==> run G <==
Design bnn_layer0, start of the top module:
module bnn_layer0 (
    input  wire        clk,
    input  wire        reset_n,
    input  wire        i_run,
    output wire        o_idle,
    output wire        o_done,
    output wire [6:0]  addr_input,
    output wire        ce_input,
    input  wire [27:0] q_input,
    output wire [1:0]  addr_weight,
    output wire        ce_weight,
    input  wire [26:0] q_weight,
    output wire [6:0]  addr_output,
    output wire        we_output,
    output wire [25:0] d_output
);
wire        w_read, w_write;
wire        w_we_input, w_we_weight, w_ce_output, w_we_output;
wire [27:0] w_d_input;
wire [26:0] w_d_weight;
bnn_layer #(
    .CNT_BIT         (31),
    .IN_MEM_DWIDTH   (28),
    .IN_MEM_AWIDTH   (7),
    .IN_MEM_DEPTH    (84),
    .WEGT_MEM_DWIDTH (27),
    .WEGT_MEM_AWIDTH (2),
    .WEGT_MEM_DEPTH  (3),
    .OUT_MEM_DWIDTH  (26),
    .OUT_MEM_AWIDTH  (7),
    .OUT_MEM_DEPTH   (78),
    .WEGT_WIDTH      (3),
    .IN_DATA_WIDTH   (28),
    .STRIDE          (1),
    .IN_CHANNEL      (3),
    .OUT_CHANNEL     (3)
) u_bnn_layer (
    .clk         (clk),
    .reset_n     (reset_n),
    .i_run       (i_run),
    .i_num_cnt   (31'd84),
    .o_idle      (o_idle),
    .o_read      (w_read),
    .o_write     (w_write),
    .o_done      (o_done),
    .addr_input  (addr_input),
    .ce_input    (ce_input),
    .we_input    (w_we_input),
    .q_input     (q_input),
    .d_input     (w_d_input),
    .addr_weight (addr_weight),
    .ce_weight   (ce_weight),
  ...
clock: 6.0 ns
lec_check: 0
abc_area: 1
cap_margin: 35
cell_pad_in_sites_detail_placement: 1
core_margin: 2
core_utilization: 40
gpl_routability_driven: 0
max_routing_layer: met4
place_density_lb_addon: 0.12
slew_margin: 20
run.sh (not shown) runs the stock make flow with config.mk's settings and CLKGATE_MAP_FILE=.
==> run C: changes against run G <==
- ABC_AREA: 1 -> not set
- CAP_MARGIN: 35 -> 30
- CELL_PAD_IN_SITES_DETAIL_PLACEMENT: 1 -> not set
- CORE_ASPECT_RATIO: not set -> 0.81
- CORE_MARGIN: 2 -> 8
- GPL_ROUTABILITY_DRIVEN: 0 -> not set
- GPL_TIMING_DRIVEN: not set -> 0
- MAX_ROUTING_LAYER: met4 -> not set
- PLACE_DENSITY_LB_ADDON: 0.12 -> not set
- TNS_END_PERCENT: not set -> 60
==> flow/constraint.sdc (replaced) <==
create_clock -name core_clock -period 3.81 [get_ports {clk}]
set_input_delay 0.7620 -clock core_clock [delete_from_list [all_inputs] [get_ports {clk}]]
set_output_delay 0.7620 -clock core_clock [all_outputs]
set_load 0.01 [all_outputs]
==> notes <==
Flip-flop count is the same in run C and run G. Synthesized cell count: run C is smaller than run G (about 27%). In run G the design area is lower than in run C, by about 2.1%. Between run G and run C, the lower via count is in run C (gap about 24%, measured against run C). Between run G and run C, the lower final cell count is in run C (gap about 22%, measured against run C). First-iteration DRC count: run G is higher than run C (about 18%). Of run G and run C, run C has the higher utilization (gap 1.6 points). Of run C and run G, run C has the higher die area (gap about 3.7%, measured against run G). Run C ran to the end with violations: hold timing, setup timing. Run G ran to the end with no violations. In run C the area after synthesis is lower than in run G, by about 1.7%. Against run C, the power of run G is larger by 32%. In run C the hold slack is lower than in run G, by 330 ps.
==> figures <==
Result of the run: run C finished with violations; run G complete, no violations
Violated checks: run C hold timing, setup timing; run G -
Area of the synthesized netlist per yosys stat: run C 0.0784 sq mm; run G 0.0798 sq mm
Sequential cell area in the final layout: run C 0.0369 sq mm; run G 0.0369 sq mm
Clock latency on the worst-skew pair: run C 830 ps; run G 850 ps
Logic gate share of total power: run C 1.5%; run G 46.2%
Final core utilization: run C 46.8%; run G 45.2%
Number of global-route vias before repair: run C 52619; run G 67448
Highest metal layer with signal wires: run C met5; run G met4
Cell count of the worst reg-to-reg path: run C 17; run G 19
Final setup vio count: run C 104; run G 0
Maximum fanout encountered on the critical timing path: run C 2; run G 3
Proportion of netlist area held by the largest area contributor: run C 46.9%; run G 46.1%
Fin crit period: run C 5280 ps; run G 5280 ps
Met1 Use GR: run C 37.6%; run G 40.3%
Area fraction in xor and xnor cells: run C 9.29%; run G 1.66%
Ratio of total power to cell area: run C 355 mW/mm^2; run G 479 mW/mm^2
Max stage delay on crit path: run C 580 ps; run G 560 ps
1st-pass router iterations: run C 7; run G 5
Count of instantiated cells in the yosys netlist: run C 6621; run G 9114
Maximum frequency from static timing analysis: run C 0.189 GHz; run G 0.190 GHz
Non-Filler Cell Area, Final: run C 0.0913 sq mm; run G 0.0893 sq mm
Switching share of total power: run C 22.7%; run G 39.5%
Cell row count: run C 146; run G 163
Power figures rest on the tool's default switching activity, not on a simulated workload.
